Setup of try-nickel:
==> flow/design.v (excerpt) <==
module MODULE_STATIC_PROCESS (
    input clk,
    input rst,
    input [3:0] state_info,
    input [11:0] read_from_aux,
    input [11:0] read_from_ram,
    output reg [11:0] write2aux,
    output reg [11:0] write2ram,
    output reg [9:0] write2aux_addr,
    output reg [9:0] read_from_aux_addr,
    output reg [18:0] write2ram_addr,
    output reg[18:0] read_from_ram_addr,
    output reg ena_write_ram,
    output done
);
Size: about 5200 cells after synthesis, about 370 flip-flops, ~37000 µm² of cells after synthesis.
==> flow/config.mk <==
export PLATFORM = sky130hd
export DESIGN_NAME = MODULE_STATIC_PROCESS
export DESIGN_NICKNAME = MODULE_STATIC_PROCESS
export VERILOG_FILES = /design/flow/design.v
export SDC_FILE = /design/flow/constraint.sdc
export NUM_CORES = 4
export LEC_CHECK = 0
export CAP_MARGIN = 20
export CELL_PAD_IN_SITES_DETAIL_PLACEMENT = 1
export CELL_PAD_IN_SITES_GLOBAL_PLACEMENT = 2
export CORE_MARGIN = 2
export CORE_UTILIZATION = 47
export CTS_CLUSTER_SIZE = 86
export GPL_TIMING_DRIVEN = 1
export MAX_ROUTING_LAYER = met4
export MIN_ROUTING_LAYER = met1
export PLACE_DENSITY = 0.54
export SLEW_MARGIN = 15
export TNS_END_PERCENT = 70
==> flow/constraint.sdc <==
create_clock -name core_clock -period 25.0 [get_ports {clk}]
set_input_delay 5.0000 -clock core_clock [delete_from_list [all_inputs] [get_ports {clk}]]
set_output_delay 5.0000 -clock core_clock [all_outputs]
set_load 0.01 [all_outputs]
run.sh (not shown) runs the stock make flow with config.mk's settings and CLKGATE_MAP_FILE=.
Although it ran to completion, try-nickel produced a layout that fails the final checks because of setup timing.
Setup changes, try-nickel to try-indigo
- a deleted TNS_END_PERCENT that had been 70
- a change of CORE_UTILIZATION from 47 to 57
- a change of CELL_PAD_IN_SITES_GLOBAL_PLACEMENT from 2 to 1
- a deleted PLACE_DENSITY that had been 0.54
- an added ABC_AREA of 1
- a deleted MAX_ROUTING_LAYER that had been met4
- a deleted CELL_PAD_IN_SITES_DETAIL_PLACEMENT that had been 1
- a change of SLEW_MARGIN from 15 to 20
- an added PLACE_DENSITY_LB_ADDON of 0.04
- a change of the clock period (ns, I/O delays scaled along) from 25.0 to 15.9
To summarise try-indigo: no stage aborted, but the layout did not pass its checks, failing on setup timing.
The global-route usage reported for try-indigo is smaller than that of try-nickel by 2.8 points.
Core box area of try-indigo falls short of that of try-nickel by more than 10%.
Compared try-indigo against try-nickel; clock transition time at the flip-flop clock pins of the worst setup and hold paths within noise.
For try-tundra, these inputs were changed with respect to try-indigo:
- removing PLACE_DENSITY_LB_ADDON (formerly 0.04)
- changing CELL_PAD_IN_SITES_GLOBAL_PLACEMENT from 1 to 0
- setting PLACE_DENSITY to 0.6 for the first time
- changing CORE_UTILIZATION from 57 to 67
- changing CTS_CLUSTER_SIZE from 86 to 56
- changing the clock period (ns, I/O delays scaled along) from 15.9 to 25.0
Notes after the runs:
try-tundra completed end to end; final checks failed (setup timing). The final-layout setup total negative slack of try-tundra is higher than that of try-indigo. Diff try-indigo..try-tundra | chip area line of the yosys report | unchanged. Looking at end of the critical path, the color_buffer[10] result is from try-tundra; the color_buffer[11] one comes from try-indigo. Mapped cell area: try-tundra vs try-indigo identical. Comparing try-indigo against try-tundra, there is no change at all in sequential cell count of the final layout.
#### Input delta (try-zinc over try-tundra)
- setting MAX_ROUTING_LAYER to met4 for the first time
- setting CTS_CLUSTER_DIAMETER to 46 for the first time
- changing the clock period (ns, I/O delays scaled along) from 25.0 to 21.9
--- outcome ---
Diff try-tundra -> try-zinc: number of cell instances after yosys synthesis held steady, fraction of the mapped netlist area in adder cells saw little to no change. Area of the mapped netlist: try-zinc vs try-tundra identical. try-tundra → try-zinc: number of placed instances, taps included increased 46; post-CTS setup repair buffer count picked up an extra 43; last weighted congestion value of the routability-driven placer went up 0.0092; post-synthesis simple-gate area fraction flat. On worst setup slack after placement, try-tundra beats try-zinc. try-zinc did not finish; a tool error ended it in global routing (5_1_grt). Measured against try-zinc, the count of instances resized after the clock tree is built of try-tundra comes out at 0.35 times the reference value. Across both runs, clock buffer count from CTS was higher for try-zinc than for try-tundra.

* * *

job 2095:
Starting RTL as in the previous note.
Settings: LEC_CHECK=0, ABC_AREA=0, CAP_MARGIN=20, CELL_PAD_IN_SITES_GLOBAL_PLACEMENT=3, CORE_ASPECT_RATIO=1.09, CORE_MARGIN=2, CORE_UTILIZATION=30, GPL_ROUTABILITY_DRIVEN=0, MAX_ROUTING_LAYER=met4, SETUP_SLACK_MARGIN=5.0, SLEW_MARGIN=5, TNS_END_PERCENT=30; clock period 23.9 ns.
Although it ran to completion, job 2095 produced a layout that fails the final checks because of setup timing.
The following lists how job 1762 was set up differently from job 2095:
- TNS_END_PERCENT no longer set, was 30
- CORE_ASPECT_RATIO no longer set, was 1.09
- MAX_ROUTING_LAYER no longer set, was met4
- ABC_AREA no longer set, was 0
- SLEW_MARGIN now 20, was 5
- PLACE_DENSITY now 0.6, previously not set
- CELL_PAD_IN_SITES_GLOBAL_PLACEMENT no longer set, was 3
- SETUP_SLACK_MARGIN no longer set, was 5.0
- CORE_UTILIZATION now 13, was 30
- GPL_ROUTABILITY_DRIVEN no longer set, was 0
- the clock period (ns, I/O delays scaled along) now 41.1, was 23.9
Every stage of the flow completed for job 1762, and the final layout passed the timing, design-rule and antenna checks.
Complete run, failing final checks: job 2095, reason setup timing.
Looking only at global-route wire length before repair, and setting everything else aside, the higher value of job 1762 and job 2095 goes to job 2095.
Compared with job 2095, the detailed router inserted fewer vias in job 1762.
Looking at worst-path maximum fanout, job 1762 sits above job 2095.
Compared with job 2095, in job 1762 sum of routed wire length over all layers -about 14%.
Relative to job 1762, the following input files were edited for job 1204:
- changing CORE_UTILIZATION from 13 to 72
- changing CAP_MARGIN from 20 to 0
- changing the clock period (ns, I/O delays scaled along) from 41.1 to 12.1
==> comparison <==
Tool error DPL-0033 stopped job 1204 during 4_1_cts; no final results. Job 1762 -> job 1204: post-synthesis cell area flat. Job 1204 ended with more post-detailed-placement cell area than job 1762. Die extent in x, job 1204 and job 1762: higher on job 1762.
Modified inputs, job 2563 compared to job 1204
- a change of CAP_MARGIN from 0 to 20
- a change of CORE_UTILIZATION from 72 to 37
- a change of the clock period (ns, I/O delays scaled along) from 12.1 to 28.4
[summary]
Of job 1204 and job 2563, only job 1204 never reached the final stage. Job 1204 did not finish: a tool error stopped it during 4_1_cts. Delta(die size, job 2563 - job 1204) > 0. Reported for job 1204 and job 2563, synthesized area turned out identical to the last digit. Yosys-reported design area after synthesis came out exactly the same in job 1204 and job 2563. For routability congestion estimate, dividing the value from job 1204 by the value from job 2563 gives 1.17.
diff inputs: job 2563 => job 6730
- SETUP_SLACK_MARGIN newly set to 3.13
- CAP_MARGIN changed from 20 to 5
- ABC_AREA newly set to 1
- CTS_CLUSTER_DIAMETER newly set to 29
- MAX_ROUTING_LAYER newly set to met4
- CORE_UTILIZATION changed from 37 to 72
- HOLD_SLACK_MARGIN newly set to -0.09
### Flow results
Status: job 6730 FAILED at 5_1_grt (tool error)
Job 2563 -> job 6730: post-synthesis average cell area decreased by more than 10%
Summary of job 6730 over job 2563: fraction of the mapped netlist area in adder cells closely matched the old numbers, TritonCTS buffer count increased by 98% relative to the old numbers, number of hold buffers added after cts closely matched the old numbers, gate count of the mapped netlist increased by 12% relative to the old numbers.
Going from job 2563 to job 6730, total placed instance area went down by 6.2%, maximum level of the CTS H-tree climbed 1, count of instances resized after the clock tree is built rose by 106.
Compared with job 2563, job 6730 shows die size lower by about 50%.

* * *

Starting RTL as in the previous note.
Design MODULE_STATIC_PROCESS, start of the top module:
module MODULE_STATIC_PROCESS (
    input clk,
    input rst,
    input [3:0] state_info,
    input [11:0] read_from_aux,
    input [11:0] read_from_ram,
    output reg [11:0] write2aux,
    output reg [11:0] write2ram,
    output reg [9:0] write2aux_addr,
    output reg [9:0] read_from_aux_addr,
    output reg [18:0] write2ram_addr,
    output reg[18:0] read_from_ram_addr,
    output reg ena_write_ram,
    output done
);
Settings: LEC_CHECK=0, ABC_AREA=0, CAP_MARGIN=20, CORE_MARGIN=2, CORE_UTILIZATION=72, CTS_CLUSTER_DIAMETER=178, CTS_CLUSTER_SIZE=98, PLACE_DENSITY=0.6, SETUP_SLACK_MARGIN=4.4, SLEW_MARGIN=20, TNS_END_PERCENT=5; clock period 15.2 ns.
The first run stopped in global routing (5_1_grt).
Edit:
==> flow/config.mk (replaced) <==
export PLATFORM = sky130hd
export DESIGN_NAME = MODULE_STATIC_PROCESS
export DESIGN_NICKNAME = MODULE_STATIC_PROCESS
export VERILOG_FILES = /design/flow/design.v
export SDC_FILE = /design/flow/constraint.sdc
export NUM_CORES = 4
export LEC_CHECK = 0
export ABC_AREA = 1
export CAP_MARGIN = 20
export CORE_MARGIN = 2
export CORE_UTILIZATION = 72
export PLACE_DENSITY = 0.6
export SLEW_MARGIN = 20
==> flow/constraint.sdc (replaced) <==
create_clock -name core_clock -period 41.1 [get_ports {clk}]
set_input_delay 8.2200 -clock core_clock [delete_from_list [all_inputs] [get_ports {clk}]]
set_output_delay 8.2200 -clock core_clock [all_outputs]
set_load 0.01 [all_outputs]
Outcome: This time the run passed the timing, design-rule and antenna checks; die size falls by 2.3%; synthesized area drops by 2.3%; synthesized cell count went up by 12%.
Edit:
--- a/flow/config.mk
+++ b/flow/config.mk
@@ -6,8 +6,7 @@
 export NUM_CORES = 4
 export LEC_CHECK = 0
-export ABC_AREA = 1
 export CAP_MARGIN = 20
 export CORE_MARGIN = 2
-export CORE_UTILIZATION = 72
+export CORE_UTILIZATION = 8
 export PLACE_DENSITY = 0.6
 export SLEW_MARGIN = 20
==> flow/constraint.sdc (replaced) <==
create_clock -name core_clock -period 45.6 [get_ports {clk}]
set_input_delay 9.1200 -clock core_clock [delete_from_list [all_inputs] [get_ports {clk}]]
set_output_delay 9.1200 -clock core_clock [all_outputs]
set_load 0.01 [all_outputs]
The new run finished clean.
First-iteration DRC count decreases by 39%.
Synthesized cell count decreases by 11%.
Cell area increases by 20%.

* * *

MODULE_STATIC_PROCESS again, from the RTL that the note above started with.
clock: 27.9 ns
lec_check: 0
abc_area: 1
cap_margin: 20
core_margin: 2
core_utilization: 71
cts_cluster_diameter: 221
cts_cluster_size: 73
max_routing_layer: met4
setup_slack_margin: 5.0
slew_margin: 20
The first run ended with an error in global routing with ODB-0269.
Change:
- ABC_AREA: 1 -> not set
- CORE_UTILIZATION: 71 -> 40
- CTS_CLUSTER_DIAMETER: 221 -> not set
- CTS_CLUSTER_SIZE: 73 -> not set
- MAX_ROUTING_LAYER: met4 -> not set
- PLACE_DENSITY: not set -> 0.6
- SETUP_SLACK_MARGIN: 5.0 -> not set
- clock period: 27.9 -> 29.0 ns (I/O delays scaled with it)
Effect: The new run ran to the end with no violations; die area grows by 80%; area after synthesis grows by 2.4%; synthesized cell count shrinks by 11%.
Change:
- CORE_UTILIZATION: 40 -> 72
- CTS_CLUSTER_DIAMETER: not set -> 207
- CTS_CLUSTER_SIZE: not set -> 100
- clock period: 29.0 -> 16.1 ns (I/O delays scaled with it)
Now the flow ended with an error in global routing. Area after synthesis is unchanged. Synthesized cell count is unchanged. Die size decreases by 44%.

* * *

MODULE_STATIC_PROCESS again, from the RTL that the note above started with.
==> flow/config.mk <==
export PLATFORM = sky130hd
export DESIGN_NAME = MODULE_STATIC_PROCESS
export DESIGN_NICKNAME = MODULE_STATIC_PROCESS
export VERILOG_FILES = /design/flow/design.v
export SDC_FILE = /design/flow/constraint.sdc
export NUM_CORES = 4
export LEC_CHECK = 0
export ABC_AREA = 1
export CAP_MARGIN = 25
export CELL_PAD_IN_SITES_DETAIL_PLACEMENT = 1
export CORE_ASPECT_RATIO = 0.86
export CORE_MARGIN = 2
export CORE_UTILIZATION = 40
export CTS_CLUSTER_SIZE = 83
export MIN_ROUTING_LAYER = met1
export PLACE_DENSITY_LB_ADDON = 0.12
export SETUP_SLACK_MARGIN = 5.0
export SLEW_MARGIN = 20
export TNS_END_PERCENT = 75
==> flow/constraint.sdc <==
create_clock -name core_clock -period 29.0 [get_ports {clk}]
set_input_delay 5.8000 -clock core_clock [delete_from_list [all_inputs] [get_ports {clk}]]
set_output_delay 5.8000 -clock core_clock [all_outputs]
set_load 0.01 [all_outputs]
Edit:
--- a/flow/config.mk
+++ b/flow/config.mk
@@ -8 +7,0 @@
-export ABC_AREA = 1
@@ -14,3 +13 @@
-export CTS_CLUSTER_SIZE = 83
-export MIN_ROUTING_LAYER = met1
-export PLACE_DENSITY_LB_ADDON = 0.12
+export PLACE_DENSITY = 0.6
@@ -19 +15,0 @@
-export TNS_END_PERCENT = 75
Effect: Clock-buffer cell count falls by 6. Global-route usage rises by 1.1 points. Maximum frequency falls by 5.6%. Design area rises by 3.5%. Setup slack degrades by 1600 ps. Non-clock buffer count rises by 97. Cell count falls by 9.1%. Sequential cell count does not change. Clock skew rises by 3.9 ps. Hold slack degrades by 3.4 ps.

* * *

Starting RTL as in the previous note.
Settings: LEC_CHECK=0, ABC_AREA=0, CAP_MARGIN=20, CELL_PAD_IN_SITES_GLOBAL_PLACEMENT=3, CORE_ASPECT_RATIO=1.09, CORE_MARGIN=2, CORE_UTILIZATION=32, MAX_ROUTING_LAYER=met4, PLACE_DENSITY_LB_ADDON=0.03, SETUP_SLACK_MARGIN=5.0, SLEW_MARGIN=5, TNS_END_PERCENT=30; clock period 23.9 ns.
The starting point completed, yet does not pass: setup timing.
==> next run, changes <==
ABC_AREA = unset   (was 0)
CELL_PAD_IN_SITES_GLOBAL_PLACEMENT = unset   (was 3)
CORE_ASPECT_RATIO = unset   (was 1.09)
CORE_UTILIZATION = 65   (was 32)
CTS_CLUSTER_DIAMETER = 238   (was unset)
PLACE_DENSITY = 0.6   (was unset)
PLACE_DENSITY_LB_ADDON = unset   (was 0.03)
SETUP_SLACK_MARGIN = unset   (was 5.0)
SLEW_MARGIN = 20   (was 5)
TNS_END_PERCENT = unset   (was 30)
clock period = 24.7 ns   (was 23.9 ns; I/O delays follow)
Outcome:
- The changed run finished but fails on setup timing
- flip-flop count is unchanged
- worst setup slack loses 9.7 ps
- utilization is higher by 39 points
- global-route usage grows by 21 points
- die area falls by 50%
==> next run, changes <==
ABC_AREA = 1   (was unset)
CORE_UTILIZATION = 72   (was 65)
CTS_CLUSTER_SIZE = 42   (was unset)
=>
- The changed run failed in 5_1_grt with GRT-0232
- die size fell by roughly a tenth
- synthesized area shrinks by a few percent
- synthesized cell count came out higher by roughly a tenth

* * *

== v52 ==
MODULE_STATIC_PROCESS again, from the RTL that the note above started with.
## MODULE_STATIC_PROCESS
module MODULE_STATIC_PROCESS (
    input clk,
    input rst,
    input [3:0] state_info,
    input [11:0] read_from_aux,
    input [11:0] read_from_ram,
    output reg [11:0] write2aux,
    output reg [11:0] write2ram,
    output reg [9:0] write2aux_addr,
    output reg [9:0] read_from_aux_addr,
    output reg [18:0] write2ram_addr,
    output reg[18:0] read_from_ram_addr,
    output reg ena_write_ram,
    output done
);
export LEC_CHECK = 0
export ABC_AREA = 1
export CAP_MARGIN = 40
export CORE_ASPECT_RATIO = 1.16
export CORE_MARGIN = 2
export CORE_UTILIZATION = 72
export CTS_CLUSTER_DIAMETER = 178
export CTS_CLUSTER_SIZE = 98
export PLACE_DENSITY = 0.6
export SETUP_SLACK_MARGIN = 4.4
export SLEW_MARGIN = 20
export TNS_END_PERCENT = 5
create_clock -name core_clock -period 15.2 [get_ports {clk}]
v52 did not run to completion, as it errored out during global routing.
> inputs changed (v52 -> v35)
- CORE_UTILIZATION now 66, was 72
- CTS_CLUSTER_DIAMETER no longer set, was 178
- TNS_END_PERCENT no longer set, was 5
- CORE_ASPECT_RATIO no longer set, was 1.16
- CAP_MARGIN now 20, was 40
- ABC_AREA no longer set, was 1
- SETUP_SLACK_MARGIN no longer set, was 4.4
- CTS_CLUSTER_SIZE no longer set, was 98
- the clock period (ns, I/O delays scaled along) now 23.5, was 15.2
==> results <==
Layout checks on v35: not met. Flow itself completed; violations: setup timing. Diff v52 -> v35: area after synthesis went up 2.4%; count of instantiated cells in the yosys netlist moved down; synthesized-area fraction occupied by xor and xnor cells increased 6.7 points; core area up 13%; synthesized cell count dropped 11%. Die area | v35 > v52. Delta(clock buffer count from CTS, v35 - v52) > 0. Compared with v52, in v35 mux contribution to synthesized area rose by 2.0 points; area share of and/or/nand/nor cells after synthesis -6.8 points; number of buffers inserted by post-CTS setup repair went up by about 16%.
For v5, these inputs were changed with respect to v35:
- a change of CORE_UTILIZATION from 66 to 72
- an added ABC_AREA of 1
- an added CTS_CLUSTER_DIAMETER of 178
- an added CTS_CLUSTER_SIZE of 98
- an added TNS_END_PERCENT of 5
- a change of the clock period (ns, I/O delays scaled along) from 23.5 to 15.2
### Flow results
- v5: aborted in global routing (tool error)
- From v35 to v5 the numbers moved as follows: starting density of the core increased 6.5 points, CTS buffer count down 34, total half-perimeter wirelength after legalization and detailed placement decreased by 8.7% relative to the old numbers, height of the die moved down, cell count after placement rose by about 15%.
- Die area | v5 < v35
- Proportion of synthesized area in mux cells (v5 over v35): decrease, 2.0 points
- Of the two candidates, v35 has the worse synthesized area and v5 the better one.
- Diff v35 -> v5: buffer count from post-CTS setup fixing grew by 17; post-synthesis share of cell area spent on and-or and or-and gates fell by 5.8 points.
> inputs changed (v5 -> v7)
- a deleted TNS_END_PERCENT that had been 5
- a deleted ABC_AREA that had been 1
- a change of CORE_UTILIZATION from 72 to 66
- a deleted CTS_CLUSTER_SIZE that had been 98
- a deleted CTS_CLUSTER_DIAMETER that had been 178
- a change of the clock period (ns, I/O delays scaled along) from 15.2 to 17.0
[summary]
Cmp v5 and v7 / yosys-reported design area after synthesis / lower: v5
v7 vs v5: area after detailed placement up in v7
v7 terminated abnormally: global routing reported GRT-0232.
Status(v5) = ERROR, stage = global routing
v5 → v7: number of rows in the core area went up by 5, number of distinct standard cells referenced by the synthesized netlist went up by 51, post-cts hold buffer count was more or less identical, half-perimeter wire length of the detailed placement result went up by 16%, total die area went up by about 11%.
The following lists how v13 was set up differently from v7:
- an added CORE_ASPECT_RATIO of 1.09
- a deleted PLACE_DENSITY that had been 0.6
- a change of CORE_UTILIZATION from 66 to 40
- an added CELL_PAD_IN_SITES_GLOBAL_PLACEMENT of 3
- a change of the clock period (ns, I/O delays scaled along) from 17.0 to 23.9
### Flow results
The flow completed for v13, but it is not clean: the layout still shows setup timing. Comparing the two runs side by side, v13 comes out behind v7 on die area. Summary of v13 over v7: routability congestion estimate fell 0.12; total cell area at the placement stage went down 1900 um^2; total cell area reported by yosys after synthesis stayed essentially flat.
What v34 does differently from v13 at the input level:
- CORE_UTILIZATION changed from 40 to 71
- CORE_ASPECT_RATIO removed (was 1.09)
- CELL_PAD_IN_SITES_GLOBAL_PLACEMENT removed (was 3)
- SETUP_SLACK_MARGIN newly set to 5.0
- MAX_ROUTING_LAYER newly set to met4
- the clock period (ns, I/O delays scaled along) changed from 23.9 to 27.9
==> results <==
v34: transition at the pin with the smallest max-transition slack is 180 ps higher than what v13 reported. v34 finished every stage; the final checks, however, were not passed, the failures being setup timing. Maximum level of the CTS H-tree: v34 vs v13 identical. As of v34, count of plain and timing-repair buffers in the layout had fallen by more than a quarter compared to v13. v34 vs v13 — wire length dropped by a few percent.
